==> design/flow/config.mk <==
export PLATFORM = sky130hd
export DESIGN_NAME = Lowpass
export DESIGN_NICKNAME = Lowpass
export VERILOG_FILES = /design/flow/design.v
export SDC_FILE = /design/flow/constraint.sdc
export NUM_CORES = 4
export LEC_CHECK = 0
export CAP_MARGIN = 20
export CORE_MARGIN = 2
export CORE_UTILIZATION = 72
export PLACE_DENSITY_LB_ADDON = 0.2
export SLEW_MARGIN = 20
==> design/flow/run.sh <==
#!/bin/bash
# the make line also repeats each setting of config.mk as NAME=value (left out here)
make -C /OpenROAD-flow-scripts/flow DESIGN_CONFIG=/design/flow/config.mk WORK_HOME=/design/flow/orfs CLKGATE_MAP_FILE= finish
==> design/flow/constraint.sdc <==
create_clock -name core_clock -period 7.91 [get_ports {clk}]
set_input_delay 1.5820 -clock core_clock [delete_from_list [all_inputs] [get_ports {clk}]]
set_output_delay 1.5820 -clock core_clock [all_outputs]
set_load 0.01 [all_outputs]
==> design/flow/design.v <==
`timescale 1ns / 1ps
module Lowpass(input clk, input rst, input en, input [15:0] in, output [15:0] out);
	reg [15:0] ff [31:0];
	assign out = en ? ( ff[0] + ff[1] + ff[2]+ ff[3]+ ff[4]+ ff[5]+ ff[6]+ ff[7]+ ff[8]+ ff[9]+ ff[10]+ ff[11]+ ff[12]+ ff[13]+ ff[14]+
	ff[15]+ ff[16]+ ff[17]+ ff[18]+ ff[19]+ ff[20]+ ff[21]+ ff[22]+ ff[23]+ ff[24]+ ff[25]+ ff[26]+ ff[27]+ ff[28]+ ff[29]+ ff[30]+ ff[31]) >> 6 : 16'b0;
	integer i, j;
	always@(posedge clk or posedge rst) begin
		if(rst)
			for(i = 0; i < 32; i = i + 1)
				ff[i] <= 16'b0;
		else if(en) begin
			ff[0] <= in;
			for(i = 1; i < 32; i = i + 1)
				ff[i] <= ff[i-1];
		end
	end
endmodule
==> results.json, run 1 <==
{
  "top_cell_area_share_pct": 42.4,
  "detail_route.wl_per_cell_um": 17.5,
  "fp-utilization_pct": 72.6,
  "timing.critical_path.to_type": "primary output",
  "grt_first_pass_wirelength_um": 95100,
  "fmaxAchievable_mhz": 116,
  "r2r_cells": 3,
  "pin_count_of_the_biggest_net_entering_global_routing": 235,
  "asyncSetResetFlopFracSynth_pct": 100,
  "critPathMaxFanout": 3,
  "slew_viol_final": 0,
  "gr-total-overflow": 0,
  "detailedPlacementHpwl_um": 37400,
  "finalSetupViolations": 10,
  "finalHoldWorstSlack_ns": 0.475,
  "holdBufCountCts": 0,
  "regToRegEndpoint": "ff[19][5]$_DFFE_PP0P_",
  "synth-area-yosys_um2": 30200,
  "grt_setup_unrepaired": "yes",
  "finalHoldViolCount": 0,
  "place_congestion": 0.818,
  "syn-mean-instance-area_um2": 12.5,
  "post_synth_instance_area_um2": 30200,
  "share_of_the_yosys_chip_area_belonging_to_registers_pct": 42.4,
  "setup_tns_ns": -6.36,
  "top_cells_by_count": "sky130_fd_sc_hd__inv_1 (566), sky130_fd_sc_hd__dfrtp_1 (512), sky130_fd_sc_hd__fa_1 (422)",
  "antenna_found_initial": 0,
  "worst_setup_path_class": "reg -> out",
  "endpoint": "out[6]",
  "xor_share_pct": 2.06,
  "cts_sinks": 512,
  "antenna_violating_nets_post_route": 0,
  "stage_log_warnings": 42,
  "synth_register_bits": 512,
  "worst_pin_slew_ns": 1.06,
  "post_synthesis_cells": 2418,
  "boundaryPins": 35,
  "cp_cell_sequence": "inv_2 > fa_1 > inv_1 > fa_2 > inv_1 > fa_2 > fa_1 > inv_2 > fa_1 > fa_1 > inv_1 > fa_1 > inv_1 > fa_2 > ha_4 > a41oi_2 > o21ai_2 > and2_4 > a221o_2 > buf_6 > a31oi_4 > xnor2_1 > and2_1 > buf_2",
  "die_width_um": 209,
  "ao_oa_area_share_pct": 3.54,
  "yosys_most_used_dff": "sky130_fd_sc_hd__dfrtp_1",
  "most_common_cell": "sky130_fd_sc_hd__inv_1",
  "yosys.cell_types.count": 30,
  "drcViolationCount": 0,
  "max_slew_margin_pct": 29.5,
  "fin_util_pct": 82.1,
  "critPathMostFrequentCell": "sky130_fd_sc_hd__fa_1",
  "synth_stat.cells": 2418,
  "reg2reg_from": "ff[18][5]$_DFFE_PP0P_",
  "std_cell_rows": 75,
  "worstHoldPathType": "reg -> reg",
  "critical_path_cell_count": 24,
  "dieHeight_um": 209,
  "crit_required_ns": 6.33,
  "stdcell_count": 3175,
  "hold_path_sink": "ff[5][7]$_DFFE_PP0P_",
  "worstSkewPairLatency_ns": 0.62,
  "synth.top_cells.by_area": "sky130_fd_sc_hd__dfrtp_1 (42%), sky130_fd_sc_hd__fa_1 (28%), sky130_fd_sc_hd__mux2_2 (12%), sky130_fd_sc_hd__inv_1 (7.0%), sky130_fd_sc_hd__o21ai_0 (2.7%)",
  "clock-skew-final_ns": 0.0251,
  "detail_route.wirelength_um": 55500,
  "fa_ha_area_share_pct": 29.1,
  "synthMuxAreaShare_pct": 12.0,
  "critPathTopFamily": "adder cells",
  "cell_total_after_placement": 3065,
  "detail_route.antenna_diodes": 0,
  "cts.path.max_buffers": 3,
  "final_min_period_over_clock_period_pct": 109,
  "synth.yosys.warnings": 2,
  "outcome": "failed layout checks",
  "critPathLaunchType": "flop",
  "h-tree-depth": 2,
  "grt_pass1_vias": 20000,
  "synthTopLogicFamily": "adder cells",
  "clk_transition_reported_paths_ns": 0.06,
  "placeableCoreArea_um2": 41700,
  "drt-initial-drc-count": 915,
  "min_delay_src": "ff[4][7]$_DFFE_PP0P_",
  "edff_count_synth": 0,
  "startpoint": "ff[21][2]$_DFFE_PP0P_",
  "cts_root_buffer": "sky130_fd_sc_hd__clkbuf_16",
  "reg2reg_setup_slack_ns": 6.86,
  "number_of_instances_on_the_worst_hold_path": 2,
  "grt_util_all_layers_pct": 27.8,
  "final_period_minus_worst_setup_slack_ns": 8.62,
  "synth-simple-area-share_pct": 2.73,
  "slowest_delay_ns": 0.56,
  "placed_area_um2": 32100,
  "critPathArrivalTime_ns": 7.04,
  "die-area_um2": 43700,
  "cell_area_after_layout_um2": 34200,
  "post-synth-top-area-cell": "sky130_fd_sc_hd__dfrtp_1",
  "vias": 16900,
  "tritoncts": "built",
  "cts_made_buffers": 54,
  "critical_path.n_buffers_inverters": 8,
  "num-nets-final": 3062,
  "placement.io_buffers": 28,
  "worst_path_max_delay_cell": "sky130_fd_sc_hd__fa_2",
  "first_pass_drt_iterations": 5,
  "syn2layout_area_growth_pct": 13.1,
  "viasPerCell": 5.33,
  "layout.failed_checks": "setup timing",
  "maxCapViolations": 0,
  "layout_setup_ws_ns": -0.710
}
per-layer routing:
| metal | share of wire, % | GRT usage, % | vias up |
|---|---|---|---|
| li1 | - | - | 7652 |
| met1 | 34 | 30.4 | 8851 |
| met2 | 59 | 53.2 | 252 |
| met3 | 2.6 | 4.30 | 175 |
| met4 | 4.8 | 12.5 | 0 |
| met5 | 0 | 0 | - |
cell type report:
cell class | count | area (um^2)
Timing Repair Buffer | 198 | 1640
Tap cell | 539 | 674
Multi-Input combinational cell | 1260 | 15100
Clock buffer | 81 | 1620
Clock inverter | 19 | 220
Fill cell | 2167 | 7460
Inverter | 566 | 2130
Sequential cell | 512 | 12800
through the flow:
stage	worst slack, ns
after floorplan	-0.624
after global placement	-0.521
after detailed placement	-0.797
after CTS	-0.834
after global routing	-0.927
final	-0.710
repair_timing:
item,in CTS,in global routing
setup endpoints to repair,10,10
resized,66,17
pin swaps,30,22
setup buffers,4,4
==> inputs of run 2 (changes only) <==
- CTS_CLUSTER_DIAMETER: unset -> 177
- PLACE_DENSITY: unset -> 0.35
- PLACE_DENSITY_LB_ADDON: 0.2 -> unset
- SETUP_SLACK_MARGIN: unset -> 2.06
- clock period: 7.91 -> 7.83 ns (I/O delays scaled with it)
==> run 2 against run 1 <==
Net effect:
- still fails the layout checks on setup timing
- sequential cell count did not move
- worst hold slack improved by 0.0071 ns
- clock skew fell by 0.013 ns
- critical endpoint is now out[7]
==> results.json, run 2 <==
{
  "stage_log_warnings": 41,
  "synth.yosys.warnings": 2,
  "vias": 16700,
  "xor_share_pct": 2.06,
  "layout_setup_ws_ns": -0.847,
  "finalHoldWorstSlack_ns": 0.482,
  "antenna_violating_nets_post_route": 0,
  "std_cell_rows": 75,
  "fmaxAchievable_mhz": 115,
  "synthTopLogicFamily": "adder cells",
  "cts_made_buffers": 53,
  "reg2reg_setup_slack_ns": 6.80,
  "post_synth_instance_area_um2": 30200,
  "grt_setup_unrepaired": "yes",
  "synth.top_cells.by_area": "sky130_fd_sc_hd__dfrtp_1 (42%), sky130_fd_sc_hd__fa_1 (28%), sky130_fd_sc_hd__mux2_2 (12%), sky130_fd_sc_hd__inv_1 (7.0%), sky130_fd_sc_hd__o21ai_0 (2.7%)",
  "critPathMaxFanout": 3,
  "fin_util_pct": 82.9,
  "first_pass_drt_iterations": 5,
  "critical_path_cell_count": 23,
  "cell_total_after_placement": 3123,
  "post-synth-top-area-cell": "sky130_fd_sc_hd__dfrtp_1",
  "cts.path.max_buffers": 3,
  "die-area_um2": 43700,
  "critPathTopFamily": "adder cells",
  "synth_register_bits": 512,
  "outcome": "failed layout checks",
  "crit_required_ns": 6.26,
  "critPathMostFrequentCell": "sky130_fd_sc_hd__fa_1",
  "placement.io_buffers": 28,
  "max_slew_margin_pct": 32.0,
  "yosys.cell_types.count": 30,
  "post_synthesis_cells": 2418,
  "cts_root_buffer": "sky130_fd_sc_hd__clkbuf_16",
  "detailedPlacementHpwl_um": 37900,
  "finalSetupViolations": 10,
  "placed_area_um2": 32600,
  "critical_path.n_buffers_inverters": 7,
  "syn2layout_area_growth_pct": 14.3,
  "worst_pin_slew_ns": 1.02,
  "startpoint": "ff[12][2]$_DFFE_PP0P_",
  "placeableCoreArea_um2": 41700,
  "worstSkewPairLatency_ns": 0.61,
  "worst_setup_path_class": "reg -> out",
  "yosys_most_used_dff": "sky130_fd_sc_hd__dfrtp_1",
  "detail_route.antenna_diodes": 0,
  "dieHeight_um": 209,
  "fp-utilization_pct": 72.6,
  "viasPerCell": 5.18,
  "critPathArrivalTime_ns": 7.11,
  "boundaryPins": 35,
  "maxCapViolations": 0,
  "synth_stat.cells": 2418,
  "drcViolationCount": 0,
  "syn-mean-instance-area_um2": 12.5,
  "cts_sinks": 512,
  "pin_count_of_the_biggest_net_entering_global_routing": 171,
  "synthMuxAreaShare_pct": 12.0,
  "tritoncts": "built",
  "r2r_cells": 3,
  "detail_route.wl_per_cell_um": 16.3,
  "antenna_found_initial": 0,
  "worstHoldPathType": "reg -> reg",
  "number_of_instances_on_the_worst_hold_path": 2,
  "grt_pass1_vias": 19600,
  "area.sequential_um2": 12800,
  "holdBufCountCts": 0,
  "asyncSetResetFlopFracSynth_pct": 100,
  "drt-initial-drc-count": 827,
  "slowest_delay_ns": 0.61,
  "cell_area_after_layout_um2": 34600,
  "grt_util_all_layers_pct": 26.7,
  "h-tree-depth": 2,
  "stdcell_count": 3229,
  "reg2reg_from": "ff[18][5]$_DFFE_PP0P_",
  "clk_transition_reported_paths_ns": 0.06,
  "layout.failed_checks": "setup timing",
  "final_period_minus_worst_setup_slack_ns": 8.68,
  "clock-skew-final_ns": 0.0120,
  "area.combinational_um2": 15100,
  "most_common_cell": "sky130_fd_sc_hd__inv_1",
  "detail_route.wirelength_um": 52600,
  "num-nets-final": 3117,
  "finalHoldViolCount": 0,
  "top_cell_area_share_pct": 42.4,
  "ao_oa_area_share_pct": 3.54,
  "top_cells_by_count": "sky130_fd_sc_hd__inv_1 (566), sky130_fd_sc_hd__dfrtp_1 (512), sky130_fd_sc_hd__fa_1 (422)",
  "min_delay_src": "ff[0][4]$_DFFE_PP0P_",
  "fa_ha_area_share_pct": 29.1,
  "hold_path_sink": "ff[1][4]$_DFFE_PP0P_",
  "place_congestion": 0.807,
  "slew_viol_final": 0,
  "grt_first_pass_wirelength_um": 91700,
  "endpoint": "out[7]",
  "worst_path_max_delay_cell": "sky130_fd_sc_hd__fa_2",
  "critPathLaunchType": "flop",
  "synth-simple-area-share_pct": 2.73,
  "cp_cell_sequence": "fa_1 > inv_1 > fa_1 > inv_1 > fa_1 > fa_2 > fa_2 > fa_1 > inv_1 > fa_2 > inv_1 > fa_1 > ha_1 > a41oi_2 > o21ai_2 > and2_4 > a221o_2 > buf_6 > buf_6 > a21oi_2 > xor2_1 > nor2b_1 > buf_2",
  "regToRegEndpoint": "ff[19][5]$_DFFE_PP0P_",
  "filler_cell_count": 2331,
  "timing.critical_path.to_type": "primary output",
  "final_min_period_over_clock_period_pct": 111,
  "edff_count_synth": 0,
  "gr-total-overflow": 0,
  "synth-area-yosys_um2": 30200,
  "die_width_um": 209,
  "share_of_the_yosys_chip_area_belonging_to_registers_pct": 42.4
}
run 2: layout make-up:
type	instances	share of cell area (%)
inverter	566	6.16
clock inverter	16	0.670
tap	539	1.95
sequential	512	37.1
multi-input combinational	1260	43.8
timing repair buffer	254	5.76
clock buffer	82	4.62
run 2: repair_timing:
| action | in CTS | in global routing |
|---|---|---|
| cloned | 0 | 0 |
| pin swaps | 23 | 24 |
| resized | 55 | 18 |
| buffers inserted | 5 | 3 |
| setup endpoints to repair | 10 | 10 |
run 2: layer usage:
metal / up-vias / global-route usage (%) / wire length [um]
li1: 7781 / - / -
met1: 8653 / 29.1 / 18100
met2: 171 / 52.9 / 31700
met3: 112 / 3.22 / 1120
met4: 0 / 9.41 / 1730
met5: - / 0 / 0
run 2: per-stage QoR:
stage               TNS [ns]  worst slack, ns
floorplan            -352.42           -0.688
global placement       -3.73           -0.558
detailed placement     -4.41           -0.663
CTS                    -7.14           -0.875
global route           -8.57            -1.03
finish                 -6.65           -0.847
==> inputs of run 3 (changes only) <==
- CORE_UTILIZATION: 72 -> 65
- CTS_CLUSTER_DIAMETER: 177 -> 29
- CTS_CLUSTER_SIZE: unset -> 72
- PLACE_DENSITY: 0.35 -> unset
- SETUP_SLACK_MARGIN: 2.06 -> -0.69
- clock period: 7.83 -> 7.15 ns (I/O delays scaled with it)
==> run 3 against run 2 <==
Net effect:
- design area rose by 8.5%
- still fails the layout checks on setup timing
- count of clock-buffer cells in the layout rose by 85
- first-iteration DRC count fell by 17%
- critical path type unchanged
- global-route usage fell by 1.4 points
==> results.json, run 3 <==
{
  "cts_made_buffers": 120,
  "grt_pass1_vias": 20300,
  "critPathLaunchType": "flop",
  "asyncSetResetFlopFracSynth_pct": 100,
  "edff_count_synth": 0,
  "cts_sinks": 512,
  "yosys.cell_types.count": 30,
  "cts_root_buffer": "sky130_fd_sc_hd__clkbuf_16",
  "slowest_delay_ns": 0.61,
  "synth.yosys.warnings": 2,
  "drt-initial-drc-count": 690,
  "synth_register_bits": 512,
  "fa_ha_area_share_pct": 29.1,
  "finalHoldViolCount": 0,
  "cp_cell_sequence": "fa_1 > inv_2 > fa_1 > inv_2 > fa_1 > fa_1 > fa_2 > fa_1 > fa_1 > fa_1 > ha_1 > a41oi_2 > o21ai_2 > and2_4 > buf_4 > buf_6 > buf_6 > o21a_1 > nor2_2 > xnor2_1 > and2_4 > buf_6",
  "maxCapViolations": 0,
  "max_slew_margin_pct": 28.0,
  "worst_path_max_delay_cell": "sky130_fd_sc_hd__fa_2",
  "syn2layout_area_growth_pct": 23.9,
  "setup_tns_ns": -12.64,
  "yosys_most_used_dff": "sky130_fd_sc_hd__dfrtp_1",
  "critical_path_cell_count": 22,
  "drcViolationCount": 0,
  "crit_required_ns": 5.72,
  "worstSkewPairLatency_ns": 0.65,
  "critPathTopFamily": "adder cells",
  "synth.top_cells.by_area": "sky130_fd_sc_hd__dfrtp_1 (42%), sky130_fd_sc_hd__fa_1 (28%), sky130_fd_sc_hd__mux2_2 (12%), sky130_fd_sc_hd__inv_1 (7.0%), sky130_fd_sc_hd__o21ai_0 (2.7%)",
  "stage_log_warnings": 41,
  "place_congestion": 0.842,
  "viasPerCell": 4.99,
  "reg2reg_from": "ff[20][5]$_DFFE_PP0P_",
  "vias": 17300,
  "grt_setup_unrepaired": "yes",
  "worst_pin_slew_ns": 1.08,
  "post_synthesis_cells": 2418,
  "cell_total_after_placement": 3229,
  "detail_route.wl_per_cell_um": 16.1,
  "synth_stat.cells": 2418,
  "min_delay_src": "ff[1][1]$_DFFE_PP0P_",
  "clk_transition_reported_paths_ns": 0.04,
  "die-area_um2": 48300,
  "pin_count_of_the_biggest_net_entering_global_routing": 236,
  "hold_path_sink": "ff[2][1]$_DFFE_PP0P_",
  "most_common_cell": "sky130_fd_sc_hd__inv_1",
  "ao_oa_area_share_pct": 3.54,
  "detailedPlacementHpwl_um": 37600,
  "std_cell_rows": 79,
  "detail_route.antenna_diodes": 0,
  "antenna_found_initial": 0,
  "cell_area_after_layout_um2": 37500,
  "synthMuxAreaShare_pct": 12.0,
  "placement.io_buffers": 28,
  "outcome": "failed layout checks",
  "detail_route.wirelength_um": 55900,
  "slew_viol_final": 0,
  "reg2reg_setup_slack_ns": 6.10,
  "first_pass_drt_iterations": 7,
  "gr-total-overflow": 0,
  "fmaxAchievable_mhz": 118,
  "placeableCoreArea_um2": 46300,
  "share_of_the_yosys_chip_area_belonging_to_registers_pct": 42.4,
  "antenna_violating_nets_post_route": 0,
  "post_synth_instance_area_um2": 30200,
  "tritoncts": "built",
  "r2r_cells": 3,
  "cts.path.max_buffers": 3,
  "timing.critical_path.to_type": "primary output",
  "die_width_um": 220,
  "stdcell_count": 3463,
  "h-tree-depth": 3,
  "num-nets-final": 3223,
  "syn-mean-instance-area_um2": 12.5,
  "fp-utilization_pct": 65.4,
  "clock-skew-final_ns": 0.0132,
  "endpoint": "out[2]",
  "dieHeight_um": 220,
  "final_min_period_over_clock_period_pct": 119,
  "worst_setup_path_class": "reg -> out",
  "critical_path.n_buffers_inverters": 6,
  "grt_util_all_layers_pct": 25.3,
  "post-synth-top-area-cell": "sky130_fd_sc_hd__dfrtp_1",
  "worstHoldPathType": "reg -> reg",
  "fin_util_pct": 81.0,
  "xor_share_pct": 2.06,
  "top_cells_by_count": "sky130_fd_sc_hd__inv_1 (566), sky130_fd_sc_hd__dfrtp_1 (512), sky130_fd_sc_hd__fa_1 (422)",
  "placed_area_um2": 32900,
  "synth-area-yosys_um2": 30200,
  "finalHoldWorstSlack_ns": 0.475,
  "number_of_instances_on_the_worst_hold_path": 2,
  "grt_first_pass_wirelength_um": 95400,
  "critPathMaxFanout": 4,
  "filler_cell_count": 2638,
  "critPathMostFrequentCell": "sky130_fd_sc_hd__fa_1",
  "startpoint": "ff[12][3]$_DFFE_PP0P_",
  "regToRegEndpoint": "ff[20][5]$_DFFE_PP0P_",
  "layout_setup_ws_ns": -1.36,
  "finalSetupViolations": 10,
  "critPathArrivalTime_ns": 7.08,
  "synth-simple-area-share_pct": 2.73,
  "top_cell_area_share_pct": 42.4,
  "synthTopLogicFamily": "adder cells",
  "final_period_minus_worst_setup_slack_ns": 8.51,
  "boundaryPins": 35,
  "layout.failed_checks": "setup timing"
}
run 3: repair_timing:
action / in CTS / in global routing
hold buffers: 0 / 0
endpoints found under the setup margin: 10 / 10
pin swaps: 30 / 27
gates cloned: 0 / 0
setup buffers: 5 / 5
gates resized: 60 / 29
run 3: area by class of cell:
class / count / area (um^2) / area share [%]
multi-input cells: 1260 / 15200 / 40.4
flip-flops and latches: 512 / 12800 / 34.2
clock buffers: 167 / 3510 / 9.37
repair buffers: 293 / 2330 / 6.23
inverters: 566 / 2130 / 5.68
clock inverters: 58 / 781 / 2.08
well taps: 607 / 759 / 2.03
run 3: metal layers:
layer  vias to the layer above  wire, um  track usage (%)
met5                         -         0                0
met4                         0      1950             10.2
met3                       132      1350             4.25
met2                       211     32700             48.9
met1                      8892     19800             27.2
li1                       8047         -                -
run 3: metrics by stage:
step | setup WS, ns
finish | -1.36
global route | -1.58
CTS | -1.43
detailed placement | -1.23
global placement | -1.15
floorplan | -1.23
==> inputs of run 4 (changes only) <==
- ABC_AREA: unset -> 1
- CELL_PAD_IN_SITES_DETAIL_PLACEMENT: unset -> 0
- CELL_PAD_IN_SITES_GLOBAL_PLACEMENT: unset -> 0
- CORE_ASPECT_RATIO: unset -> 0.94
- CORE_UTILIZATION: 65 -> 72
- CTS_CLUSTER_DIAMETER: 29 -> 181
- CTS_CLUSTER_SIZE: 72 -> unset
- GPL_ROUTABILITY_DRIVEN: unset -> 1
- GPL_TIMING_DRIVEN: unset -> 1
- MAX_ROUTING_LAYER: unset -> met5
- PLACE_DENSITY_LB_ADDON: unset -> 0.26
- SETUP_SLACK_MARGIN: -0.69 -> 0.62
- clock period: 7.15 -> 7.92 ns (I/O delays scaled with it)
==> run 4 against run 3 <==
Net effect:
- still fails the layout checks on setup timing
- sequential cell count is the same
- first-iteration DRC count increased to 2.9 times the previous value
- area after synthesis increased by 1.5%
- worst hold slack improved by 0.0097 ns
- wire length up 25%
- setup slack better by 0.50 ns
- critical path depth increased by 2
- clock skew increased by 0.012 ns
- critical endpoint is now out[9]
- largest cell class unchanged
==> results.json, run 4 <==
{
  "share_of_the_yosys_chip_area_belonging_to_registers_pct": 41.7,
  "critical_path_cell_count": 24,
  "synth.top_cells.by_area": "sky130_fd_sc_hd__dfrtp_1 (42%), sky130_fd_sc_hd__fa_1 (28%), sky130_fd_sc_hd__inv_1 (9.0%), sky130_fd_sc_hd__nand2_1 (8.8%), sky130_fd_sc_hd__o21ai_0 (7.7%)",
  "outcome": "failed layout checks",
  "top_cell_area_share_pct": 41.7,
  "slowest_delay_ns": 0.56,
  "boundaryPins": 35,
  "antenna_violating_nets_post_route": 0,
  "hold_path_sink": "ff[23][11]$_DFFE_PP0P_",
  "stage_log_warnings": 41,
  "yosys_most_used_dff": "sky130_fd_sc_hd__dfrtp_1",
  "ao_oa_area_share_pct": 8.16,
  "placeableCoreArea_um2": 42200,
  "cts_sinks": 512,
  "critPathTopFamily": "adder cells",
  "grt_first_pass_wirelength_um": 115000,
  "detail_route.wl_per_cell_um": 17.7,
  "synth_register_bits": 512,
  "number_of_instances_on_the_worst_hold_path": 2,
  "syn2layout_area_growth_pct": 14.9,
  "syn-mean-instance-area_um2": 9.81,
  "grt_pass1_vias": 24200,
  "reg2reg_from": "ff[24][3]$_DFFE_PP0P_",
  "fin_util_pct": 83.6,
  "critical_path.n_buffers_inverters": 9,
  "critPathMaxFanout": 3,
  "synth.yosys.warnings": 2,
  "holdBufCountCts": 0,
  "synth_stat.cells": 3130,
  "placement.io_buffers": 28,
  "synthMuxAreaShare_pct": 0,
  "std_cell_rows": 73,
  "detailedPlacementHpwl_um": 44600,
  "regToRegEndpoint": "ff[25][3]$_DFFE_PP0P_",
  "dieHeight_um": 204,
  "maxCapViolations": 0,
  "critPathLaunchType": "flop",
  "final_min_period_over_clock_period_pct": 111,
  "grt_util_all_layers_pct": 33.1,
  "worst_setup_path_class": "reg -> out",
  "num-nets-final": 3802,
  "viasPerCell": 5.49,
  "cts.path.max_buffers": 3,
  "synth-area-yosys_um2": 30700,
  "cp_cell_sequence": "inv_1 > fa_1 > inv_2 > fa_1 > inv_1 > fa_2 > fa_1 > inv_1 > fa_1 > fa_1 > fa_1 > inv_1 > fa_1 > inv_1 > ha_4 > buf_4 > nand4_1 > o41ai_4 > nand2_1 > nand3_4 > buf_6 > a21oi_2 > nor2_2 > buf_2",
  "critPathMostFrequentCell": "sky130_fd_sc_hd__fa_1",
  "gr-total-overflow": 0,
  "post-synth-top-area-cell": "sky130_fd_sc_hd__dfrtp_1",
  "synth-simple-area-share_pct": 9.71,
  "finalSetupViolations": 10,
  "setup_tns_ns": -7.24,
  "endpoint": "out[9]",
  "critPathArrivalTime_ns": 7.19,
  "asyncSetResetFlopFracSynth_pct": 100,
  "place_congestion": 0.872,
  "edff_count_synth": 0,
  "r2r_cells": 4,
  "layout.failed_checks": "setup timing",
  "area.combinational_um2": 15000,
  "worst_pin_slew_ns": 1.03,
  "fmaxAchievable_mhz": 114,
  "filler_cell_count": 2074,
  "yosys.cell_types.count": 29,
  "clk_transition_reported_paths_ns": 0.06,
  "reg2reg_setup_slack_ns": 6.82,
  "h-tree-depth": 2,
  "first_pass_drt_iterations": 6,
  "detail_route.antenna_diodes": 0,
  "most_common_cell": "sky130_fd_sc_hd__inv_1",
  "pin_count_of_the_biggest_net_entering_global_routing": 167,
  "finalHoldViolCount": 0,
  "worst_path_max_delay_cell": "sky130_fd_sc_hd__fa_1",
  "layout_setup_ws_ns": -0.857,
  "startpoint": "ff[23][3]$_DFFE_PP0P_",
  "fa_ha_area_share_pct": 28.7,
  "drt-initial-drc-count": 1990,
  "slew_viol_final": 0,
  "cts_made_buffers": 54,
  "tritoncts": "built",
  "die-area_um2": 44300,
  "xor_share_pct": 0.913,
  "synthTopLogicFamily": "adder cells",
  "fp-utilization_pct": 72.8,
  "antenna_found_initial": 0,
  "cts_root_buffer": "sky130_fd_sc_hd__clkbuf_16",
  "worstSkewPairLatency_ns": 0.63,
  "timing.critical_path.to_type": "primary output",
  "min_delay_src": "ff[22][11]$_DFFE_PP0P_",
  "final_period_minus_worst_setup_slack_ns": 8.78,
  "die_width_um": 217,
  "detail_route.wirelength_um": 69700,
  "post_synth_instance_area_um2": 30700,
  "area.sequential_um2": 12800,
  "post_synthesis_cells": 3130,
  "top_cells_by_count": "sky130_fd_sc_hd__inv_1 (739), sky130_fd_sc_hd__nand2_1 (723), sky130_fd_sc_hd__dfrtp_1 (512)",
  "max_slew_margin_pct": 31.5,
  "clock-skew-final_ns": 0.0248,
  "grt_setup_unrepaired": "yes",
  "drcViolationCount": 0,
  "worstHoldPathType": "reg -> reg",
  "vias": 21600,
  "crit_required_ns": 6.34
}
-- run 4: timing repair --
| item | in CTS | in global routing |
|---|---|---|
| pin swaps | 39 | 42 |
| buffers inserted | 14 | 9 |
| resized | 97 | 42 |
| setup endpoints to repair | 10 | 10 |
-- run 4: stage by stage --
stage	cells	instance area, um^2	worst slack [ns]	hold WS, ns
after floorplan	3135	30800	-0.616	0.453
after global placement	3815	32900	-0.393	0.460
after detailed placement	3815	32900	-0.496	0.468
after CTS	3930	35100	-0.808	0.486
after global routing	3939	35300	-1.00	0.509
final	3939	35300	-0.857	0.484
-- run 4: metal layers --
layer / wire (um) / GRT usage [%]
met1: 24700 / 38.4
met5: 0 / 0
met3: 2800 / 4.73
met4: 3920 / 15.7
met2: 38300 / 60.7
-- run 4: layout make-up --
class / instances / area share (%)
flip-flops and latches: 512 / 36.3
repair buffers: 262 / 5.87
clock buffers: 79 / 4.58
multi-input cells: 1763 / 42.4
clock inverters: 22 / 0.897
inverters: 739 / 7.90
well taps: 562 / 1.99
==> inputs of run 5 (changes only) <==
- ABC_AREA: 1 -> 0
- CELL_PAD_IN_SITES_DETAIL_PLACEMENT: 0 -> unset
- CELL_PAD_IN_SITES_GLOBAL_PLACEMENT: 0 -> unset
- CORE_ASPECT_RATIO: 0.94 -> unset
- CTS_CLUSTER_DIAMETER: 181 -> unset
- CTS_CLUSTER_SIZE: unset -> 37
- GPL_ROUTABILITY_DRIVEN: 1 -> unset
- GPL_TIMING_DRIVEN: 1 -> unset
- MAX_ROUTING_LAYER: met5 -> unset
- PLACE_DENSITY_LB_ADDON: 0.26 -> 0.07
- SETUP_SLACK_MARGIN: 0.62 -> 1.58
- clock period: 7.92 -> 5.41 ns (I/O delays scaled with it)
==> run 5 against run 4 <==
Net effect:
- the layout still fails its checks (setup timing)
- final cell count is 16% lower
- count of clock-buffer cells in the layout rose by 8
- worst hold slack got worse by 0.0041 ns
- utilization increased by 0.71 points
==> results.json, run 5 <==
{
  "placeableCoreArea_um2": 41700,
  "worst_setup_path_class": "reg -> out",
  "finalSetupViolations": 10,
  "number_of_instances_on_the_worst_hold_path": 2,
  "synth-simple-area-share_pct": 2.73,
  "placement.io_buffers": 28,
  "worstHoldPathType": "reg -> reg",
  "grt_first_pass_wirelength_um": 94800,
  "synth.yosys.warnings": 2,
  "drcViolationCount": 0,
  "drt-initial-drc-count": 904,
  "clk_transition_reported_paths_ns": 0.06,
  "grt_util_all_layers_pct": 27.7,
  "critical_path_cell_count": 22,
  "ao_oa_area_share_pct": 3.54,
  "synth_stat.cells": 2418,
  "critPathMaxFanout": 2,
  "stage_log_warnings": 37,
  "most_common_cell": "sky130_fd_sc_hd__inv_1",
  "regToRegEndpoint": "ff[20][7]$_DFFE_PP0P_",
  "final_period_minus_worst_setup_slack_ns": 8.10,
  "critical_path.n_buffers_inverters": 6,
  "layout.failed_checks": "setup timing",
  "hold_path_sink": "ff[23][3]$_DFFE_PP0P_",
  "worst_pin_slew_ns": 1.10,
  "slew_viol_final": 0,
  "num-nets-final": 3189,
  "edff_count_synth": 0,
  "detail_route.wl_per_cell_um": 16.6,
  "grt_setup_unrepaired": "yes",
  "filler_cell_count": 2124,
  "cts_sinks": 512,
  "post-synth-top-area-cell": "sky130_fd_sc_hd__dfrtp_1",
  "detail_route.antenna_diodes": 0,
  "reg2reg_from": "ff[20][7]$_DFFE_PP0P_",
  "reg2reg_setup_slack_ns": 4.38,
  "share_of_the_yosys_chip_area_belonging_to_registers_pct": 42.4,
  "vias": 17200,
  "maxCapViolations": 0,
  "detail_route.wirelength_um": 54900,
  "worstSkewPairLatency_ns": 0.61,
  "synth-area-yosys_um2": 30200,
  "top_cells_by_count": "sky130_fd_sc_hd__inv_1 (566), sky130_fd_sc_hd__dfrtp_1 (512), sky130_fd_sc_hd__fa_1 (422)",
  "top_cell_area_share_pct": 42.4,
  "syn-mean-instance-area_um2": 12.5,
  "critPathTopFamily": "adder cells",
  "boundaryPins": 35,
  "cell_total_after_placement": 3190,
  "asyncSetResetFlopFracSynth_pct": 100,
  "gr-total-overflow": 0,
  "antenna_found_initial": 0,
  "first_pass_drt_iterations": 5,
  "crit_required_ns": 4.33,
  "post_synthesis_cells": 2418,
  "die-area_um2": 43700,
  "fin_util_pct": 84.3,
  "synth_register_bits": 512,
  "cts.path.max_buffers": 3,
  "synth.top_cells.by_area": "sky130_fd_sc_hd__dfrtp_1 (42%), sky130_fd_sc_hd__fa_1 (28%), sky130_fd_sc_hd__mux2_2 (12%), sky130_fd_sc_hd__inv_1 (7.0%), sky130_fd_sc_hd__o21ai_0 (2.7%)",
  "slowest_delay_ns": 0.64,
  "tritoncts": "built",
  "critPathMostFrequentCell": "sky130_fd_sc_hd__fa_1",
  "outcome": "failed layout checks",
  "final_min_period_over_clock_period_pct": 150,
  "post_synth_instance_area_um2": 30200,
  "startpoint": "ff[1][4]$_DFFE_PP0P_",
  "place_congestion": 0.798,
  "antenna_violating_nets_post_route": 0,
  "fa_ha_area_share_pct": 29.1,
  "syn2layout_area_growth_pct": 16.1,
  "detailedPlacementHpwl_um": 38700,
  "synthMuxAreaShare_pct": 12.0,
  "timing.critical_path.to_type": "primary output",
  "grt_pass1_vias": 20200,
  "clock-skew-final_ns": 0.0137,
  "finalHoldWorstSlack_ns": 0.480,
  "yosys_most_used_dff": "sky130_fd_sc_hd__dfrtp_1",
  "stdcell_count": 3302,
  "finalHoldViolCount": 0,
  "synthTopLogicFamily": "adder cells",
  "fp-utilization_pct": 72.6,
  "yosys.cell_types.count": 30,
  "max_slew_margin_pct": 26.8,
  "fmaxAchievable_mhz": 123,
  "dieHeight_um": 209,
  "cts_root_buffer": "sky130_fd_sc_hd__clkbuf_16",
  "die_width_um": 209,
  "h-tree-depth": 2,
  "critPathLaunchType": "flop",
  "dp_worst_setup_slack_ns": -2.57,
  "pin_count_of_the_biggest_net_entering_global_routing": 258,
  "cp_cell_sequence": "inv_2 > fa_1 > inv_2 > fa_1 > fa_1 > fa_2 > fa_1 > fa_1 > fa_1 > inv_1 > fa_1 > inv_2 > ha_4 > a21oi_2 > o21ai_2 > and2_4 > a221o_2 > buf_6 > a31oi_4 > xnor2_1 > and2_1 > buf_2",
  "cts_made_buffers": 54,
  "std_cell_rows": 75,
  "critPathArrivalTime_ns": 7.02,
  "viasPerCell": 5.22,
  "endpoint": "out[6]",
  "min_delay_src": "ff[22][3]$_DFFE_PP0P_",
  "xor_share_pct": 2.06,
  "r2r_cells": 3,
  "layout_setup_ws_ns": -2.69,
  "worst_path_max_delay_cell": "sky130_fd_sc_hd__fa_2"
}
==> run 5: per-layer routing <==
metal,GRT usage [%],part of all wire [%],up-vias
met5,0,0,-
met4,11.5,4.0,0
met3,3.59,2.2,140
met2,54.0,59,215
met1,30.2,34,8967
li1,-,-,7909
==> run 5: what timing repair did <==
| item | in CTS | in global routing |
|---|---|---|
| hold buffers | 0 | 0 |
| resized | 66 | 10 |
| buffers inserted | 8 | 3 |
| setup endpoints to repair | 10 | 10 |
| pin swaps | 42 | 25 |
==> run 5: through the flow <==
stage	TNS, ns	instance area (um^2)
floorplan	-1357.86	30300
global placement	-23.02	33100
detailed placement	-23.88	33100
CTS	-26.01	35000
global route	-28.00	35100
finish	-25.93	35100
==> run 5: cell type report <==
cell class,count,area (um^2),area share (%)
multi-input combinational,1260,15100,43.1
sequential,512,12800,36.5
timing repair buffer,325,2580,7.36
inverter,566,2130,6.06
clock buffer,87,1690,4.80
tap,539,674,1.92
clock inverter,13,95.1,0.271
==> inputs of run 6 (changes only) <==
- ABC_AREA: 0 -> unset
- CAP_MARGIN: 20 -> 0
- CELL_PAD_IN_SITES_DETAIL_PLACEMENT: unset -> 1
- CELL_PAD_IN_SITES_GLOBAL_PLACEMENT: unset -> 2
- CORE_ASPECT_RATIO: unset -> 0.63
- CORE_UTILIZATION: 72 -> 66
- CTS_CLUSTER_DIAMETER: unset -> 247
- CTS_CLUSTER_SIZE: 37 -> unset
- GPL_ROUTABILITY_DRIVEN: unset -> 0
- PLACE_DENSITY: unset -> 0.78
- PLACE_DENSITY_LB_ADDON: 0.07 -> unset
- SETUP_SLACK_MARGIN: 1.58 -> unset
- SLEW_MARGIN: 20 -> 25
- clock period: 5.41 -> 7.21 ns (I/O delays scaled with it)
==> run 6 against run 5 <==
Net effect:
- the run now fails in clock tree synthesis
- die area rose by 9.0%
- area after synthesis did not move
- synthesized cell count did not move
==> results.json, run 6 <==
{
  "synth-simple-area-share_pct": 2.73,
  "share_of_the_yosys_chip_area_belonging_to_registers_pct": 42.4,
  "die_width_um": 274,
  "synth.yosys.warnings": 2,
  "post_synthesis_cells": 2418,
  "last-stage-reached": "clock tree synthesis",
  "top_cells_by_count": "sky130_fd_sc_hd__inv_1 (566), sky130_fd_sc_hd__dfrtp_1 (512), sky130_fd_sc_hd__fa_1 (422)",
  "syn-mean-instance-area_um2": 12.5,
  "synthMuxAreaShare_pct": 12.0,
  "detailedPlacementHpwl_um": 65000,
  "ao_oa_area_share_pct": 3.54,
  "top_cell_area_share_pct": 42.4,
  "placement.io_buffers": 28,
  "placeableCoreArea_um2": 45400,
  "stop_error": "[ERROR DPL-0033] detailed placement checks failed during check placement.",
  "outcome": "aborted with a tool error",
  "synth.top_cells.by_area": "sky130_fd_sc_hd__dfrtp_1 (42%), sky130_fd_sc_hd__fa_1 (28%), sky130_fd_sc_hd__mux2_2 (12%), sky130_fd_sc_hd__inv_1 (7.0%), sky130_fd_sc_hd__o21ai_0 (2.7%)",
  "most_common_cell": "sky130_fd_sc_hd__inv_1",
  "edff_count_synth": 0,
  "post_synth_instance_area_um2": 30200,
  "boundaryPins": 35,
  "yosys_most_used_dff": "sky130_fd_sc_hd__dfrtp_1",
  "synth-area-yosys_um2": 30200,
  "synth_register_bits": 512,
  "die-area_um2": 47600,
  "asyncSetResetFlopFracSynth_pct": 100,
  "post-synth-top-area-cell": "sky130_fd_sc_hd__dfrtp_1",
  "synth_stat.cells": 2418,
  "fa_ha_area_share_pct": 29.1,
  "fp-utilization_pct": 66.6,
  "dieHeight_um": 174,
  "std_cell_rows": 62,
  "yosys.cell_types.count": 30,
  "synthTopLogicFamily": "adder cells",
  "xor_share_pct": 2.06
}
run 6: per-stage QoR:
| stage | cells | hold WS, ns | area (um^2) | worst slack [ns] |
|---|---|---|---|---|
| 2_1_floorplan | 2423 | 0.453 | 30300 | -1.18 |
| 3_3_place_gp | 3242 | 0.458 | 33100 | -1.18 |
| 3_5_place_dp | 3242 | 0.478 | 33100 | -1.42 |
==> inputs of run 7 (changes only) <==
- ABC_AREA: unset -> 1
- CAP_MARGIN: 0 -> 20
- CELL_PAD_IN_SITES_DETAIL_PLACEMENT: 1 -> unset
- CELL_PAD_IN_SITES_GLOBAL_PLACEMENT: 2 -> unset
- CORE_ASPECT_RATIO: 0.63 -> unset
- CORE_UTILIZATION: 66 -> 72
- CTS_CLUSTER_DIAMETER: 247 -> unset
- CTS_CLUSTER_SIZE: unset -> 37
- GPL_ROUTABILITY_DRIVEN: 0 -> unset
- PLACE_DENSITY: 0.78 -> 0.67
- SLEW_MARGIN: 25 -> 20
- clock period: 7.21 -> 5.41 ns (I/O delays scaled with it)
==> run 7 against run 6 <==
Net effect:
- the layout now fails its checks (setup timing)
- die area decreased by 6.9%
- synthesized cell count is 29% higher
- area after synthesis up 1.5%
==> results.json, run 7 <==
{
  "outcome": "failed layout checks",
  "layout.failed_checks": "setup timing",
  "ao_oa_area_share_pct": 8.16,
  "detail_route.antenna_diodes": 0,
  "cts_sinks": 512,
  "critPathLaunchType": "flop",
  "cp_cell_sequence": "inv_1 > fa_1 > inv_1 > fa_1 > fa_1 > fa_1 > fa_1 > fa_1 > fa_1 > fa_1 > ha_4 > buf_12 > a21oi_4 > o21ai_1 > a21o_1 > buf_6 > buf_6 > a21oi_2 > xor2_1 > nor2_2 > buf_2",
  "drcViolationCount": 0,
  "startpoint": "ff[3][7]$_DFFE_PP0P_",
  "grt_first_pass_wirelength_um": 106000,
  "top_cell_area_share_pct": 41.7,
  "cell_total_after_placement": 3832,
  "boundaryPins": 35,
  "worst_path_max_delay_cell": "sky130_fd_sc_hd__fa_1",
  "timing.critical_path.to_type": "primary output",
  "stage_log_warnings": 45,
  "die_width_um": 211,
  "max_slew_margin_pct": 29.8,
  "setup_tns_ns": -23.96,
  "antenna_violating_nets_post_route": 0,
  "viasPerCell": 5.24,
  "edff_count_synth": 0,
  "tritoncts": "built",
  "hold_path_sink": "ff[5][0]$_DFFE_PP0P_",
  "reg2reg_from": "ff[20][5]$_DFFE_PP0P_",
  "final_period_minus_worst_setup_slack_ns": 7.94,
  "reg2reg_setup_slack_ns": 4.44,
  "slew_viol_final": 0,
  "syn-mean-instance-area_um2": 9.81,
  "die-area_um2": 44300,
  "worst_pin_slew_ns": 1.05,
  "synth_register_bits": 512,
  "worst_setup_path_class": "reg -> out",
  "detail_route.wirelength_um": 61300,
  "asyncSetResetFlopFracSynth_pct": 100,
  "post_synthesis_cells": 3130,
  "fmaxAchievable_mhz": 126,
  "antenna_found_initial": 0,
  "synthTopLogicFamily": "adder cells",
  "synthMuxAreaShare_pct": 0,
  "cts_made_buffers": 54,
  "first_pass_drt_iterations": 7,
  "finalHoldViolCount": 0,
  "fa_ha_area_share_pct": 28.7,
  "maxCapViolations": 0,
  "finalSetupViolations": 10,
  "number_of_instances_on_the_worst_hold_path": 2,
  "critPathTopFamily": "adder cells",
  "critical_path_cell_count": 21,
  "regToRegEndpoint": "ff[21][5]$_DFFE_PP0P_",
  "yosys_most_used_dff": "sky130_fd_sc_hd__dfrtp_1",
  "fp-utilization_pct": 73.0,
  "h-tree-depth": 2,
  "detailedPlacementHpwl_um": 43400,
  "grt_util_all_layers_pct": 30.3,
  "slowest_delay_ns": 0.59,
  "drt-initial-drc-count": 1418,
  "gr-total-overflow": 0,
  "crit_required_ns": 4.33,
  "yosys.cell_types.count": 29,
  "vias": 20700,
  "synth_stat.cells": 3130,
  "dieHeight_um": 211,
  "grt_setup_unrepaired": "yes",
  "xor_share_pct": 0.913,
  "synth-simple-area-share_pct": 9.71,
  "endpoint": "out[3]",
  "cts.path.max_buffers": 3,
  "clk_transition_reported_paths_ns": 0.06,
  "critPathMostFrequentCell": "sky130_fd_sc_hd__fa_1",
  "worstHoldPathType": "reg -> reg",
  "critPathArrivalTime_ns": 6.86,
  "num-nets-final": 3831,
  "grt_pass1_vias": 23000,
  "worstSkewPairLatency_ns": 0.61,
  "r2r_cells": 4,
  "layout_setup_ws_ns": -2.53,
  "cts_root_buffer": "sky130_fd_sc_hd__clkbuf_16",
  "most_common_cell": "sky130_fd_sc_hd__inv_1",
  "final_min_period_over_clock_period_pct": 147,
  "syn2layout_area_growth_pct": 15.3,
  "synth-area-yosys_um2": 30700,
  "placement.io_buffers": 28,
  "pin_count_of_the_biggest_net_entering_global_routing": 224,
  "critical_path.n_buffers_inverters": 6,
  "share_of_the_yosys_chip_area_belonging_to_registers_pct": 41.7,
  "post-synth-top-area-cell": "sky130_fd_sc_hd__dfrtp_1",
  "std_cell_rows": 75,
  "place_congestion": 0.805,
  "post_synth_instance_area_um2": 30700,
  "placeableCoreArea_um2": 42000,
  "top_cells_by_count": "sky130_fd_sc_hd__inv_1 (739), sky130_fd_sc_hd__nand2_1 (723), sky130_fd_sc_hd__dfrtp_1 (512)",
  "synth.yosys.warnings": 2,
  "critPathMaxFanout": 3,
  "clock-skew-final_ns": 0.0264,
  "stdcell_count": 3942,
  "synth.top_cells.by_area": "sky130_fd_sc_hd__dfrtp_1 (42%), sky130_fd_sc_hd__fa_1 (28%), sky130_fd_sc_hd__inv_1 (9.0%), sky130_fd_sc_hd__nand2_1 (8.8%), sky130_fd_sc_hd__o21ai_0 (7.7%)",
  "min_delay_src": "ff[4][0]$_DFFE_PP0P_",
  "detail_route.wl_per_cell_um": 15.5
}
-- run 7: metal layers --
layer | up-vias | part of all wire [%] | global-route usage [%]
li1 | 9662 | - | -
met1 | 10500 | 37 | 35.0
met2 | 343 | 57 | 57.7
met3 | 160 | 2.5 | 3.08
met4 | 0 | 4.0 | 12.4
met5 | - | 0 | 0
-- run 7: stage by stage --
| stage | utilization [%] | hold slack, ns | cell area, um^2 | setup WS (ns) |
|---|---|---|---|---|
| after floorplan | - | 0.453 | 30900 | -2.62 |
| after global placement | 79.2 | 0.459 | 33300 | -2.32 |
| after detailed placement | 79.2 | 0.465 | 33300 | -2.41 |
| after CTS | 83.9 | 0.484 | 35300 | -2.67 |
| after global routing | 84.2 | 0.500 | 35400 | -2.74 |
| final | 84.2 | 0.480 | 35400 | -2.53 |
-- run 7: timing repair --
action,in CTS,in global routing
hold buffers,0,0
resized,81,37
hold endpoints to repair,0,0
endpoints found under the setup margin,10,10
buffers inserted,9,3
pin swaps,56,44
-- run 7: cell type report --
class / instances / area (um^2)
Clock buffer: 78 / 1590
Clock inverter: 20 / 214
Fill cell: 2380 / 6630
Inverter: 739 / 2790
Multi-Input combinational cell: 1763 / 15000
Sequential cell: 512 / 12800
Tap cell: 539 / 674
Timing Repair Buffer: 291 / 2320
==> inputs of run 8 (changes only) <==
- ABC_AREA: 1 -> unset
- CORE_UTILIZATION: 72 -> 65
- CTS_CLUSTER_DIAMETER: unset -> 29
- CTS_CLUSTER_SIZE: 37 -> unset
- PLACE_DENSITY: 0.67 -> unset
- SETUP_SLACK_MARGIN: unset -> 1.11
- clock period: 5.41 -> 9.29 ns (I/O delays scaled with it)
==> run 8 against run 7 <==
Net effect:
- now clean on timing, DRC and antenna
- worst hold slack about the same
- critical path depth increased by 1
- count of clock-buffer cells in the layout increased by 93
- clock skew decreased by 0.0094 ns
- global-route usage decreased by 6.1 points
- first-iteration DRC count decreased by 50%
- setup slack improved by 2.9 ns
- critical path type unchanged
==> results.json, run 8 <==
{
  "fp-utilization_pct": 65.4,
  "cts_root_buffer": "sky130_fd_sc_hd__clkbuf_16",
  "detail_route.wl_per_cell_um": 16.1,
  "synth_register_bits": 512,
  "setup_tns_ns": 0,
  "fmaxAchievable_mhz": 112,
  "hold_path_sink": "ff[24][4]$_DFFE_PP0P_",
  "antenna_found_initial": 0,
  "stage_log_warnings": 45,
  "worst_pin_slew_ns": 1.11,
  "die-area_um2": 48300,
  "critical_path_cell_count": 22,
  "detail_route.antenna_diodes": 0,
  "final_min_period_over_clock_period_pct": 96.3,
  "reg2reg_from": "ff[20][7]$_DFFE_PP0P_",
  "critPathMaxFanout": 3,
  "place_congestion": 0.843,
  "syn2layout_area_growth_pct": 19.3,
  "placed_area_um2": 31100,
  "max_slew_margin_pct": 26.2,
  "worst_path_max_delay_cell": "sky130_fd_sc_hd__fa_1",
  "placeableCoreArea_um2": 46300,
  "number_of_instances_on_the_worst_hold_path": 2,
  "slew_viol_final": 0,
  "synth.yosys.warnings": 2,
  "yosys.cell_types.count": 30,
  "synthTopLogicFamily": "adder cells",
  "worstSkewPairLatency_ns": 0.69,
  "syn-mean-instance-area_um2": 12.5,
  "cts_sinks": 512,
  "critPathMostFrequentCell": "sky130_fd_sc_hd__fa_1",
  "top_cell_area_share_pct": 42.4,
  "finalHoldViolCount": 0,
  "reg2reg_setup_slack_ns": 8.36,
  "std_cell_rows": 79,
  "post_synthesis_cells": 2418,
  "share_of_the_yosys_chip_area_belonging_to_registers_pct": 42.4,
  "startpoint": "ff[2][2]$_DFFE_PP0P_",
  "critical_path.n_buffers_inverters": 6,
  "grt_pass1_vias": 19100,
  "drt-initial-drc-count": 706,
  "drcViolationCount": 0,
  "dieHeight_um": 220,
  "detailedPlacementHpwl_um": 35300,
  "synth.top_cells.by_area": "sky130_fd_sc_hd__dfrtp_1 (42%), sky130_fd_sc_hd__fa_1 (28%), sky130_fd_sc_hd__mux2_2 (12%), sky130_fd_sc_hd__inv_1 (7.0%), sky130_fd_sc_hd__o21ai_0 (2.7%)",
  "final_period_minus_worst_setup_slack_ns": 8.95,
  "viasPerCell": 5.06,
  "post-synth-top-area-cell": "sky130_fd_sc_hd__dfrtp_1",
  "detail_route.wirelength_um": 52200,
  "h-tree-depth": 4,
  "endpoint": "out[8]",
  "synth-simple-area-share_pct": 2.73,
  "grt_setup_unrepaired": "yes",
  "num-nets-final": 2994,
  "boundaryPins": 35,
  "antenna_violating_nets_post_route": 0,
  "placement.io_buffers": 28,
  "dp_worst_setup_slack_ns": 0.413,
  "cts.path.max_buffers": 3,
  "slowest_delay_ns": 0.56,
  "cell_area_after_layout_um2": 36100,
  "finalSetupViolations": 0,
  "crit_required_ns": 7.43,
  "pin_count_of_the_biggest_net_entering_global_routing": 188,
  "most_common_cell": "sky130_fd_sc_hd__inv_1",
  "worstHoldPathType": "reg -> reg",
  "grt_first_pass_wirelength_um": 90000,
  "edff_count_synth": 0,
  "vias": 16400,
  "clk_transition_reported_paths_ns": 0.04,
  "layout_setup_ws_ns": 0.342,
  "top_cells_by_count": "sky130_fd_sc_hd__inv_1 (566), sky130_fd_sc_hd__dfrtp_1 (512), sky130_fd_sc_hd__fa_1 (422)",
  "timing.critical_path.to_type": "primary output",
  "r2r_cells": 2,
  "synthMuxAreaShare_pct": 12.0,
  "die_width_um": 220,
  "cp_cell_sequence": "inv_2 > fa_1 > inv_2 > fa_1 > fa_1 > fa_1 > fa_1 > fa_1 > inv_2 > fa_2 > inv_2 > fa_2 > ha_4 > a41oi_2 > o21ai_2 > and2_4 > a221o_2 > buf_6 > a31oi_4 > xnor2_1 > and2_1 > buf_2",
  "critPathTopFamily": "adder cells",
  "tritoncts": "built",
  "regToRegEndpoint": "ff[20][7]$_DFFE_PP0P_",
  "clock-skew-final_ns": 0.0169,
  "grt_util_all_layers_pct": 24.2,
  "min_delay_src": "ff[23][4]$_DFFE_PP0P_",
  "filler_cell_count": 2822,
  "synth_stat.cells": 2418,
  "first_pass_drt_iterations": 4,
  "ao_oa_area_share_pct": 3.54,
  "xor_share_pct": 2.06,
  "cts_made_buffers": 131,
  "maxCapViolations": 0,
  "critPathLaunchType": "flop",
  "fin_util_pct": 78.0,
  "synth-area-yosys_um2": 30200,
  "gr-total-overflow": 0,
  "asyncSetResetFlopFracSynth_pct": 100,
  "post_synth_instance_area_um2": 30200,
  "yosys_most_used_dff": "sky130_fd_sc_hd__dfrtp_1",
  "outcome": "timing/DRC/antenna clean",
  "fa_ha_area_share_pct": 29.1,
  "worst_setup_path_class": "reg -> out",
  "critPathArrivalTime_ns": 7.09
}
## run 8: timing repair
action | 4_1_cts | 5_1_grt
hold endpoints to repair | 0 | 0
buffers inserted | 10 | 5
pin swaps | 29 | 45
endpoints found under the setup margin | 10 | 10
hold buffers | 0 | 0
gates resized | 70 | 24
## run 8: layout make-up
cell class | count | area (um^2) | share of cell area (%)
clock buffer | 171 | 3710 | 10.3
sequential | 512 | 12800 | 35.5
timing repair buffer | 53 | 514 | 1.43
clock inverter | 68 | 1020 | 2.84
tap | 607 | 759 | 2.11
inverter | 566 | 2130 | 5.90
multi-input combinational | 1260 | 15100 | 41.9
## run 8: metal layers
layer  GRT usage [%]  part of all wire [%]  up-vias
met5               0                     0        -
met4            10.4                   3.2        0
met3            5.60                   3.3      120
met2            45.2                    58      220
met1            26.1                    35     8473
li1                -                     -     7580
## run 8: through the flow
step                      instances  hold slack, ns
after floorplan                2423           0.453
after global placement         2982           0.461
after detailed placement       2982           0.472
after CTS                      3231           0.482
after global routing           3237           0.501
final                          3237           0.480
==> inputs of run 9 (changes only) <==
- CORE_UTILIZATION: 65 -> 39
- CTS_CLUSTER_DIAMETER: 29 -> unset
- SETUP_SLACK_MARGIN: 1.11 -> unset
- clock period: 9.29 -> 13.6 ns (I/O delays scaled with it)
==> run 9 against run 8 <==
Net effect:
- count of clock-buffer cells in the layout shrank 80
- utilization shrank 35 points
- setup slack gained 2.9 ns
- first-iteration DRC count shrank 3.4%
- via count shrank 4.2%
- non-clock buffer count shrank 14
- critical path depth shrank 1
- final cell count grew 8.7%
- synthesized cell count is the same
- die area grew 65%
- wire length shrank 6.1%
==> results.json, run 9 <==
{
  "h-tree-depth": 2,
  "xor_share_pct": 2.06,
  "ao_oa_area_share_pct": 3.54,
  "outcome": "timing/DRC/antenna clean",
  "synth.top_cells.by_area": "sky130_fd_sc_hd__dfrtp_1 (42%), sky130_fd_sc_hd__fa_1 (28%), sky130_fd_sc_hd__mux2_2 (12%), sky130_fd_sc_hd__inv_1 (7.0%), sky130_fd_sc_hd__o21ai_0 (2.7%)",
  "place_congestion": 0.787,
  "fin_util_pct": 43.3,
  "cp_cell_sequence": "inv_1 > fa_1 > inv_1 > fa_1 > inv_1 > fa_1 > fa_1 > inv_1 > fa_1 > fa_1 > fa_1 > fa_1 > ha_1 > a41oi_1 > o21ai_1 > and2_1 > a221o_1 > a31oi_1 > xnor2_1 > and2_1 > clkdlybuf4s50_1",
  "edff_count_synth": 0,
  "vias": 15700,
  "hold_path_sink": "ff[25][10]$_DFFE_PP0P_",
  "final_period_minus_worst_setup_slack_ns": 10.33,
  "grt_setup_unrepaired": "no",
  "std_cell_rows": 102,
  "num-nets-final": 2904,
  "critPathTopFamily": "adder cells",
  "cts_root_buffer": "sky130_fd_sc_hd__clkbuf_16",
  "synthTopLogicFamily": "adder cells",
  "synth-area-yosys_um2": 30200,
  "cts.repair_timing.setup_buffer_count": 0,
  "regToRegEndpoint": "ff[7][10]$_DFFE_PP0P_",
  "detailedPlacementHpwl_um": 36400,
  "critical_path.n_buffers_inverters": 5,
  "timing.critical_path.to_type": "primary output",
  "stdcell_count": 3519,
  "antenna_violating_nets_post_route": 0,
  "synth_stat.cells": 2418,
  "synth-simple-area-share_pct": 2.73,
  "syn-mean-instance-area_um2": 12.5,
  "stage_log_warnings": 32,
  "crit_required_ns": 10.88,
  "cell_total_after_placement": 3417,
  "grt_pass1_vias": 18200,
  "fp-utilization_pct": 39.2,
  "die-area_um2": 79800,
  "placement.io_buffers": 28,
  "clk_transition_reported_paths_ns": 0.06,
  "most_common_cell": "sky130_fd_sc_hd__inv_1",
  "critPathArrivalTime_ns": 7.61,
  "synthMuxAreaShare_pct": 12.0,
  "cts_made_buffers": 55,
  "grt_first_pass_wirelength_um": 86800,
  "worstHoldPathType": "reg -> reg",
  "r2r_cells": 1,
  "post_synthesis_cells": 2418,
  "max_slew_margin_pct": 22.1,
  "reg2reg_setup_slack_ns": 12.78,
  "critical_path_cell_count": 21,
  "finalSetupViolations": 0,
  "detail_route.wl_per_cell_um": 13.9,
  "viasPerCell": 4.46,
  "critPathMostFrequentCell": "sky130_fd_sc_hd__fa_1",
  "placeableCoreArea_um2": 77100,
  "share_of_the_yosys_chip_area_belonging_to_registers_pct": 42.4,
  "critPathMaxFanout": 6,
  "postCtsResizedCells": 0,
  "grt_util_all_layers_pct": 13.3,
  "min_delay_src": "ff[24][10]$_DFFE_PP0P_",
  "critPathLaunchType": "flop",
  "gr-total-overflow": 0,
  "cts_sinks": 512,
  "drt-initial-drc-count": 682,
  "boundaryPins": 35,
  "top_cell_area_share_pct": 42.4,
  "top_cells_by_count": "sky130_fd_sc_hd__inv_1 (566), sky130_fd_sc_hd__dfrtp_1 (512), sky130_fd_sc_hd__fa_1 (422)",
  "synth.yosys.warnings": 2,
  "post_synth_instance_area_um2": 30200,
  "startpoint": "ff[21][3]$_DFFE_PP0P_",
  "detail_route.wirelength_um": 49000,
  "yosys_most_used_dff": "sky130_fd_sc_hd__dfrtp_1",
  "drcViolationCount": 0,
  "antenna_found_initial": 0,
  "worst_path_max_delay_cell": "sky130_fd_sc_hd__fa_1",
  "tritoncts": "built",
  "worst_setup_path_class": "reg -> out",
  "fmaxAchievable_mhz": 96.8,
  "pin_count_of_the_biggest_net_entering_global_routing": 179,
  "maxCapViolations": 0,
  "first_pass_drt_iterations": 4,
  "dieHeight_um": 282,
  "post-synth-top-area-cell": "sky130_fd_sc_hd__dfrtp_1",
  "endpoint": "out[8]",
  "detail_route.antenna_diodes": 0,
  "worstSkewPairLatency_ns": 0.60,
  "final_min_period_over_clock_period_pct": 76.0,
  "setup_tns_ns": 0,
  "number_of_instances_on_the_worst_hold_path": 2,
  "holdBufCountCts": 0,
  "reg2reg_from": "ff[6][10]$_DFFE_PP0P_",
  "yosys.cell_types.count": 30,
  "slowest_delay_ns": 0.55,
  "die_width_um": 282,
  "syn2layout_area_growth_pct": 10.3,
  "slew_viol_final": 0,
  "clock-skew-final_ns": 0.0171,
  "synth_register_bits": 512,
  "cts.path.max_buffers": 3,
  "asyncSetResetFlopFracSynth_pct": 100,
  "finalHoldViolCount": 0,
  "fa_ha_area_share_pct": 29.1,
  "worst_pin_slew_ns": 1.17
}
-- run 9: layout make-up --
| class | instances | area, um^2 |
|---|---|---|
| repair buffers | 39 | 400 |
| multi-input cells | 1260 | 15000 |
| clock buffers | 91 | 1650 |
| well taps | 1040 | 1300 |
| clock inverters | 11 | 68.8 |
| inverters | 566 | 2130 |
| flip-flops and latches | 512 | 12800 |
| fillers | 7062 | 43700 |
-- run 9: stage by stage --
step | instance area [um^2] | worst slack [ns] | hold slack (ns)
after floorplan | 30300 | 3.93 | 0.453
after global placement | 31600 | 3.89 | 0.465
after detailed placement | 31600 | 3.80 | 0.474
after CTS | 33300 | 3.12 | 0.490
after global routing | 33300 | 2.84 | 0.506
final | 33300 | 3.27 | 0.484
-- run 9: routing by layer --
layer	part of all wire (%)	vias up	global-route usage, %	wire, um
li1	-	7328	-	-
met1	37	8210	14.8	18200
met2	59	101	26.5	28700
met3	2.7	67	2.10	1300
met4	1.7	0	2.78	838
met5	0	-	0	0
